run A:
// cardinal_router
module cardinal_router 
#(
    parameter PACKET_SIZE = 64
)
(
    input clk, reset,                     
    output polarity,
    input cwsi,                          
    output cwri,                         
    input [PACKET_SIZE - 1:0] cwdi,      
    input ccwsi,                         
    output ccwri,                        
    input [PACKET_SIZE - 1:0] ccwdi,     
    input pesi,                          
    output peri,                         
    input [PACKET_SIZE - 1:0] pedi,      
    output cwso,                         
    input cwro,                          
    output [PACKET_SIZE - 1:0] cwdo,     
    output ccwso,                        
    input ccwro,                         
    output [PACKET_SIZE - 1:0] ccwdo,    
    output peso,                         
    input pero,                          
    output [PACKET_SIZE - 1:0] pedo      
);
For scale: about 3700 cells after synthesis, ~400 I/O pins, roughly 33000 sq um of cells after synthesis.
clock: 2.86 ns
lec_check: 0
cap_margin: 20
cell_pad_in_sites_detail_placement: 0
core_margin: 2
core_utilization: 66
cts_cluster_diameter: 358
hold_slack_margin: -0.08
max_routing_layer: met5
setup_slack_margin: 0.34
slew_margin: 20
tns_end_percent: 10
run.sh (not shown) runs the stock make flow with config.mk's settings and CLKGATE_MAP_FILE=.
Run A: all stages done; final checks FAILED (negative setup slack).
Input-level comparison between run B and run A:
- removing SETUP_SLACK_MARGIN (formerly 0.34)
- removing MAX_ROUTING_LAYER (formerly met5)
- removing TNS_END_PERCENT (formerly 10)
- removing CTS_CLUSTER_DIAMETER (formerly 358)
- removing CELL_PAD_IN_SITES_DETAIL_PLACEMENT (formerly 0)
- removing HOLD_SLACK_MARGIN (formerly -0.08)
- changing CORE_UTILIZATION from 66 to 58
- changing the clock period (ns, I/O delays scaled along) from 2.86 to 2.19
==> results <==
- Of run A and run B, not a single run came through the flow clean.
- Between run A and run B, via count decreased.
- Net switching component of the power on run B is up relative to run A.
- Run B: multi-input gate area in the final layout is 4.5% higher than what run A reported.
- Run B ends up with a sequential share of layout area that is 2.7 points lower than in run A.
- Delta (run B minus run A): peak per-stage delay on the critical path went down by 0.05 ns, routed wire length went down by 3.2 mm, share of power burned in combinational logic went up by 1.2 points, utilization went down by 4.0 points, area of all placed cells without fillers went up by 3400 sq um.
- The combined buffer and inverter count along the critical path in run B sits 4 above the value recorded for run A.
For run C, these inputs were changed with respect to run B:
- a change of CORE_UTILIZATION from 58 to 68
- an added CTS_CLUSTER_SIZE of 37
- a change of the clock period (ns, I/O delays scaled along) from 2.19 to 2.53
## What came out
Higher row count was reported by run B, not run C. Run B and run C ended up with nearly the same maximum clock insertion buffer count. Run C against run B; number of buffers created by CTS is down by a few percent. Status(run C) = ERROR, stage = global routing. Re placed wire-length estimate: run C is 4.4 mm down on run B.
For run D, these inputs were changed with respect to run C:
- a change of CORE_UTILIZATION from 68 to 70
- a change of the clock period (ns, I/O delays scaled along) from 2.53 to 2.63
==> results <==
[run D] flow finished | final checks: failed | reasons: negative setup slack. Reported for run C and run D, area of the mapped netlist turned out identical to the last digit. Relative to run C, placer congestion estimate has decreased by about 0.33% in run D. Compared with run C, in run D number of placed instances, taps included decreased by 21 relative to the old numbers, number of core rows now sits lower. In the floorplan summary, run D is listed with a die area less than that of run C.

========
cardinal_router again, from the RTL that the note above started with.
clock: 2.54 ns
lec_check: 0
abc_area: 1
cap_margin: 20
core_margin: 2
core_utilization: 72
cts_cluster_diameter: 218
cts_cluster_size: 98
slew_margin: 20
The starting point stopped in global routing (5_1_grt).
Next try:
Settings changed: ABC_AREA 1 to default, CORE_UTILIZATION 72 to 61, CTS_CLUSTER_DIAMETER 218 to default, CTS_CLUSTER_SIZE 98 to default, MAX_ROUTING_LAYER from default to met4.
Clock period 2.54 ns to 2.36 ns, I/O delays scaled along.
After rerunning:
- The new run completed and failed the layout checks on setup timing
- die size rose by 6.9%
- synthesized cell count fell by 36%
- area after synthesis fell by 9.3%
Next try:
Settings changed: CORE_UTILIZATION 61 to 67, CTS_CLUSTER_SIZE from default to 37, MAX_ROUTING_LAYER met4 to default, SETUP_SLACK_MARGIN from default to 0.52.
Clock period 2.36 ns to 2.0 ns, I/O delays scaled along.
Result:
- The new run did not get past global routing (5_1_grt) with GRT-0232
- die area falls by about 9%
- synthesized area stays the same
- synthesized cell count is unchanged

========
cardinal_router again, from the RTL that the note above started with.
==> flow/config.mk <==
export PLATFORM = sky130hd
export DESIGN_NAME = cardinal_router
export DESIGN_NICKNAME = cardinal_router
export VERILOG_FILES = /design/flow/design.v
export SDC_FILE = /design/flow/constraint.sdc
export NUM_CORES = 4
export LEC_CHECK = 0
export ABC_AREA = 1
export CAP_MARGIN = 20
export CELL_PAD_IN_SITES_DETAIL_PLACEMENT = 2
export CELL_PAD_IN_SITES_GLOBAL_PLACEMENT = 2
export CORE_ASPECT_RATIO = 1.39
export CORE_MARGIN = 6
export CORE_UTILIZATION = 40
export CTS_CLUSTER_SIZE = 66
export HOLD_SLACK_MARGIN = 0.15
export MIN_ROUTING_LAYER = met2
export PLACE_DENSITY_LB_ADDON = 0.25
export SETUP_SLACK_MARGIN = 0.08
export SLEW_MARGIN = 25
export TNS_END_PERCENT = 65
==> flow/constraint.sdc <==
create_clock -name core_clock -period 6.22 [get_ports {clk}]
set_input_delay 1.2440 -clock core_clock [delete_from_list [all_inputs] [get_ports {clk}]]
set_output_delay 1.2440 -clock core_clock [all_outputs]
set_load 0.01 [all_outputs]
The starting point aborted during 4_1_cts on DPL-0033.
Then changed:
- ABC_AREA: 1 -> unset
- CELL_PAD_IN_SITES_DETAIL_PLACEMENT: 2 -> unset
- CORE_ASPECT_RATIO: 1.39 -> unset
- CORE_MARGIN: 6 -> 2
- CTS_CLUSTER_SIZE: 66 -> unset
- GPL_TIMING_DRIVEN: unset -> 1
- HOLD_SLACK_MARGIN: 0.15 -> 0.07
- MIN_ROUTING_LAYER: met2 -> unset
- PLACE_DENSITY_LB_ADDON: 0.25 -> unset
- SETUP_SLACK_MARGIN: 0.08 -> unset
- SLEW_MARGIN: 25 -> 20
- TNS_END_PERCENT: 65 -> 25
- clock period: 6.22 -> 4.0 ns (I/O delays scaled with it)
What happened:
- The changed run passed the timing, design-rule and antenna checks
- synthesized area came out lower by 9.3%
- die size came out lower by 14%
- synthesized cell count came out lower by 36%
Then changed:
- CELL_PAD_IN_SITES_GLOBAL_PLACEMENT: 2 -> unset
- CORE_UTILIZATION: 40 -> 43
- GPL_TIMING_DRIVEN: 1 -> unset
- HOLD_SLACK_MARGIN: 0.07 -> unset
- TNS_END_PERCENT: 25 -> unset
- clock period: 4.0 -> 3.59 ns (I/O delays scaled with it)
Synthesized cell count stays the same.
Non-clock buffer count increases by 1.
Design area goes down slightly.
Wire length is lower by a little under a tenth.
Power is higher by roughly a tenth.
Then changed:
- CORE_UTILIZATION: 43 -> 59
- clock period: 3.59 -> 2.02 ns (I/O delays scaled with it)
With this change the flow produced a layout that fails on negative setup slack; sequential share of layout area fell by 5.0 points; synthesized area does not change; worst hold slack loses 0.41 ns; register-to-register slack got worse by 1.3 ns.

========
cardinal_router again, from the RTL that the note above started with.
export LEC_CHECK = 0
export ABC_AREA = 1
export CAP_MARGIN = 20
export CELL_PAD_IN_SITES_DETAIL_PLACEMENT = 2
export CELL_PAD_IN_SITES_GLOBAL_PLACEMENT = 1
export CORE_ASPECT_RATIO = 1.39
export CORE_MARGIN = 6
export CORE_UTILIZATION = 40
export CTS_CLUSTER_SIZE = 66
export HOLD_SLACK_MARGIN = 0.15
export MIN_ROUTING_LAYER = met2
export PLACE_DENSITY_LB_ADDON = 0.25
export SETUP_SLACK_MARGIN = 0.08
export SLEW_MARGIN = 20
export TNS_END_PERCENT = 65
create_clock -name core_clock -period 6.22 [get_ports {clk}]
The starting point died in 4_1_cts with DPL-0033.
Next try:
- ABC_AREA: 1 -> not set
- CELL_PAD_IN_SITES_DETAIL_PLACEMENT: 2 -> not set
- CELL_PAD_IN_SITES_GLOBAL_PLACEMENT: 1 -> not set
- CORE_ASPECT_RATIO: 1.39 -> not set
- CORE_MARGIN: 6 -> 2
- CTS_CLUSTER_SIZE: 66 -> not set
- GPL_TIMING_DRIVEN: not set -> 0
- HOLD_SLACK_MARGIN: 0.15 -> 0.07
- MIN_ROUTING_LAYER: met2 -> not set
- PLACE_DENSITY_LB_ADDON: 0.25 -> not set
- SETUP_SLACK_MARGIN: 0.08 -> not set
- TNS_END_PERCENT: 65 -> not set
- clock period: 6.22 -> 4.0 ns (I/O delays scaled with it)
Effect: Now the flow ran to the end with violations: negative setup slack. Synthesized cell count drops by a quarter to a third. Synthesized area drops by roughly a tenth. Die size drops by roughly a tenth.
Next try:
- CELL_PAD_IN_SITES_DETAIL_PLACEMENT: not set -> 0
- CELL_PAD_IN_SITES_GLOBAL_PLACEMENT: not set -> 0
- CTS_CLUSTER_SIZE: not set -> 81
- GPL_ROUTABILITY_DRIVEN: not set -> 0
- PLACE_DENSITY_LB_ADDON: not set -> 0.01
- SETUP_SLACK_MARGIN: not set -> 1.03
- SLEW_MARGIN: 20 -> 30
- TNS_END_PERCENT: not set -> 25
Now the flow produced a clean layout.
Area after synthesis does not change.
Hold slack barely changes.
Global-route usage came out higher by 1.4 points.
Setup slack gets better by 710 ps.
Non-clock buffer count came out higher by 59.
Die area is unchanged.
Final cell count came out higher by 1.1%.
Utilization came out higher by 1.3 points.
Combinational power came out higher by about 6%.
Cell area came out higher by 2.5%.
Next try:
- CELL_PAD_IN_SITES_DETAIL_PLACEMENT: 0 -> not set
- CELL_PAD_IN_SITES_GLOBAL_PLACEMENT: 0 -> not set
- CTS_CLUSTER_SIZE: 81 -> not set
- GPL_ROUTABILITY_DRIVEN: 0 -> not set
- GPL_TIMING_DRIVEN: 0 -> not set
- HOLD_SLACK_MARGIN: 0.07 -> not set
- PLACE_DENSITY_LB_ADDON: 0.01 -> not set
- SETUP_SLACK_MARGIN: 1.03 -> not set
- SLEW_MARGIN: 30 -> 20
- TNS_END_PERCENT: 25 -> not set
- clock period: 4.0 -> 3.59 ns (I/O delays scaled with it)
After rerunning: The new run completed without violations. Clock skew is higher by 4.7 ps. Setup slack gets worse by 580 ps. Die size is unchanged. Sequential power rises by roughly a tenth. Final cell count shrinks by a few percent. Area after synthesis is unchanged. Core utilization fell by 1.7 points. Count of clock-buffer cells in the layout drops by 5. Total power climbs by roughly a tenth.
Next try:
- CORE_UTILIZATION: 40 -> 66
- CTS_CLUSTER_DIAMETER: not set -> 328
- clock period: 3.59 -> 2.55 ns (I/O delays scaled with it)
What happened: This time the run finished but fails on negative setup slack; final area went up by 8.4%; count of clock-buffer cells in the layout went down by 10; power went up by 41%; core utilization went up by 40 points; wire length went up by 24%; clock skew went down by 4.3 ps.

========
cardinal_router again, from the RTL that the note above started with.
Settings: LEC_CHECK=0, CAP_MARGIN=10, CELL_PAD_IN_SITES_DETAIL_PLACEMENT=2, CELL_PAD_IN_SITES_GLOBAL_PLACEMENT=0, CORE_MARGIN=4, CORE_UTILIZATION=57, CTS_CLUSTER_DIAMETER=187, MIN_ROUTING_LAYER=met2, PLACE_DENSITY_LB_ADDON=0.28, SLEW_MARGIN=20; clock period 2.2 ns.
The first run died in detailed placement (3_5_place_dp).
==> next run, changes <==
==> flow/config.mk (replaced) <==
export PLATFORM = sky130hd
export DESIGN_NAME = cardinal_router
export DESIGN_NICKNAME = cardinal_router
export VERILOG_FILES = /design/flow/design.v
export SDC_FILE = /design/flow/constraint.sdc
export NUM_CORES = 4
export LEC_CHECK = 0
export CAP_MARGIN = 0
export CORE_MARGIN = 2
export CORE_UTILIZATION = 70
export CTS_CLUSTER_SIZE = 50
export HOLD_SLACK_MARGIN = 0.29
export SLEW_MARGIN = 20
==> flow/constraint.sdc (replaced) <==
create_clock -name core_clock -period 1.82 [get_ports {clk}]
set_input_delay 0.3640 -clock core_clock [delete_from_list [all_inputs] [get_ports {clk}]]
set_output_delay 0.3640 -clock core_clock [all_outputs]
set_load 0.01 [all_outputs]
The new run never finished: it broke off in global routing (5_1_grt) on DPL-0038.
Area after synthesis stays the same.
Die area went down by 21%.
Synthesized cell count does not change.
==> next run, changes <==
--- a/flow/config.mk
+++ b/flow/config.mk
@@ -6,8 +6,8 @@
 export NUM_CORES = 4
 export LEC_CHECK = 0
-export CAP_MARGIN = 0
+export CAP_MARGIN = 20
 export CORE_MARGIN = 2
 export CORE_UTILIZATION = 70
-export CTS_CLUSTER_SIZE = 50
-export HOLD_SLACK_MARGIN = 0.29
+export CTS_CLUSTER_SIZE = 37
+export SETUP_SLACK_MARGIN = 0.63
 export SLEW_MARGIN = 20
==> flow/constraint.sdc (replaced) <==
create_clock -name core_clock -period 2.53 [get_ports {clk}]
set_input_delay 0.5060 -clock core_clock [delete_from_list [all_inputs] [get_ports {clk}]]
set_output_delay 0.5060 -clock core_clock [all_outputs]
set_load 0.01 [all_outputs]
Outcome: The new run aborted during clock tree synthesis (4_1_cts), error DPL-0033; die area is unchanged; synthesized area stays the same; synthesized cell count does not change.
==> next run, changes <==
--- a/flow/config.mk
+++ b/flow/config.mk
@@ -10,4 +10,4 @@
 export CORE_UTILIZATION = 70
 export CTS_CLUSTER_SIZE = 37
-export SETUP_SLACK_MARGIN = 0.63
+export SETUP_SLACK_MARGIN = 0.59
 export SLEW_MARGIN = 20
==> flow/constraint.sdc (replaced) <==
create_clock -name core_clock -period 2.48 [get_ports {clk}]
set_input_delay 0.4960 -clock core_clock [delete_from_list [all_inputs] [get_ports {clk}]]
set_output_delay 0.4960 -clock core_clock [all_outputs]
set_load 0.01 [all_outputs]
With this change the flow did not get past global routing (5_1_grt); synthesized area is unchanged; die size does not change; synthesized cell count does not change.

========
## v6
cardinal_router again, from the RTL that the note above started with.
## cardinal_router
module cardinal_router 
#(
    parameter PACKET_SIZE = 64
)
(
    input clk, reset,                     
    output polarity,
    input cwsi,                          
    output cwri,                         
    input [PACKET_SIZE - 1:0] cwdi,      
    input ccwsi,                         
    output ccwri,                        
    input [PACKET_SIZE - 1:0] ccwdi,     
    input pesi,                          
    output peri,                         
    input [PACKET_SIZE - 1:0] pedi,      
    output cwso,                         
    input cwro,                          
    output [PACKET_SIZE - 1:0] cwdo,     
    output ccwso,                        
    input ccwro,                         
    output [PACKET_SIZE - 1:0] ccwdo,    
    output peso,                         
    input pero,                          
    output [PACKET_SIZE - 1:0] pedo      
);
export LEC_CHECK = 0
export ABC_AREA = 1
export CAP_MARGIN = 20
export CELL_PAD_IN_SITES_DETAIL_PLACEMENT = 2
export CELL_PAD_IN_SITES_GLOBAL_PLACEMENT = 2
export CORE_ASPECT_RATIO = 1.39
export CORE_MARGIN = 6
export CORE_UTILIZATION = 40
export HOLD_SLACK_MARGIN = 0.15
export MIN_ROUTING_LAYER = met2
export PLACE_DENSITY_LB_ADDON = 0.25
export SETUP_SLACK_MARGIN = 0.08
export SLEW_MARGIN = 20
export TNS_END_PERCENT = 65
create_clock -name core_clock -period 6.22 [get_ports {clk}]
v6 never completed; the flow aborted with a tool error in 4_1_cts.
Setup changes, v6 to v38
- TNS_END_PERCENT no longer set, was 65
- HOLD_SLACK_MARGIN no longer set, was 0.15
- SETUP_SLACK_MARGIN no longer set, was 0.08
- ABC_AREA no longer set, was 1
- CORE_MARGIN now 2, was 6
- PLACE_DENSITY_LB_ADDON no longer set, was 0.25
- CELL_PAD_IN_SITES_DETAIL_PLACEMENT no longer set, was 2
- CELL_PAD_IN_SITES_GLOBAL_PLACEMENT no longer set, was 2
- MIN_ROUTING_LAYER no longer set, was met2
- CORE_ASPECT_RATIO no longer set, was 1.39
- the clock period (ns, I/O delays scaled along) now 4.0, was 6.22
### Flow results
[compare] base=v6 new=v38: synthesized cell count shows a reduction of 36%; compound-gate portion of the synthesized area shows an increase of 1.7 points; total cell area reported by yosys after synthesis lower; core utilization before placement was more or less identical; total die area saw a decrease. v38 closes out successfully: all stages finished, all timing, DRC and antenna checks passed. Per the comparison of v38 with v6, count of placed standard cells including taps went down by 2,087; synthesized area decreased by 9.3% relative to the old numbers. v6 -> v38: average cell area after synthesis increased by more than a quarter.
#### Input delta (v36 over v38)
- SETUP_SLACK_MARGIN now 1.03, previously not set
- SLEW_MARGIN now 30, was 20
- PLACE_DENSITY_LB_ADDON now 0.25, previously not set
- CELL_PAD_IN_SITES_GLOBAL_PLACEMENT now 0, previously not set
- TNS_END_PERCENT now 50, previously not set
- CELL_PAD_IN_SITES_DETAIL_PLACEMENT now 1, previously not set
- CTS_CLUSTER_SIZE now 81, previously not set
- HOLD_SLACK_MARGIN now 0.07, previously not set
- GPL_ROUTABILITY_DRIVEN now 0, previously not set
- GPL_TIMING_DRIVEN now 0, previously not set
==> results <==
v36 reports a higher cell area than v38 does.
Taking v38 as the reference, in v36 non-clock buffer count climbed 74%, critical path depth climbed 4, post-CTS setup-driven buffer insertion count climbed 32.
The inputs of v11 differ from those of v36 as listed below.
- clearing TNS_END_PERCENT, which used to be 50
- clearing PLACE_DENSITY_LB_ADDON, which used to be 0.25
- clearing GPL_ROUTABILITY_DRIVEN, which used to be 0
- clearing CELL_PAD_IN_SITES_DETAIL_PLACEMENT, which used to be 1
- clearing GPL_TIMING_DRIVEN, which used to be 0
- swapping 81 for 50 in CTS_CLUSTER_SIZE
- clearing HOLD_SLACK_MARGIN, which used to be 0.07
- swapping 30 for 20 in SLEW_MARGIN
- clearing CELL_PAD_IN_SITES_GLOBAL_PLACEMENT, which used to be 0
- clearing SETUP_SLACK_MARGIN, which used to be 1.03
- swapping 40 for 66 in CORE_UTILIZATION
- swapping 4.0 for 2.1 in the clock period (ns, I/O delays scaled along)
Cmp v11 and v36 / initial core utilization / higher: v11
v11 against v36: die area decreased about 40%; area of the core decreased about 40%; post-CTS setup-driven buffer insertion count increased 130%.
As far as synthesized cell count goes, v36 and v11 are indistinguishable; the numbers are identical.
Width of the chip: v11 < v36
v11: sum of net half-perimeters after detailed placement lower than v36
Reported for v11 and v36, mapped cell area turned out identical to the last digit.
v11 did not run to completion, as it errored out during 5_1_grt.
In the metrics for v11 and v36, the one carrying the higher cell row count is v36.
Edits applied to the flow inputs when going from v11 to v54:
- HOLD_SLACK_MARGIN: unset -> 0.29
- CORE_UTILIZATION: 66 -> 70
- CAP_MARGIN: 20 -> 0
Findings:
- In the summary table, v54 is marked failed, with error DPL-0038 raised in 5_1_grt.
- Going from v11 to v54, number of rows in the core area shrank by a few percent.
- Higher area of the core region among v11 and v54: v11
- v54 vs. v11: final weighted congestion of routability-driven global placement decreased 0.014; placement-stage cell area decreased 190 µm².
- The higher count of placed standard cells including taps of v11 and v54 is in v11.
- The number of buffers created by CTS of v54 is lower than that of v11.
- Compared with v11, in v54 half-perimeter wire length of the detailed placement result now sits at about the same level; total die size now sits lower.
- v54 vs v11, number of gates given a new drive strength after cts went up by 35%.
No activity file was given, so power comes from the tool's default toggle rates.
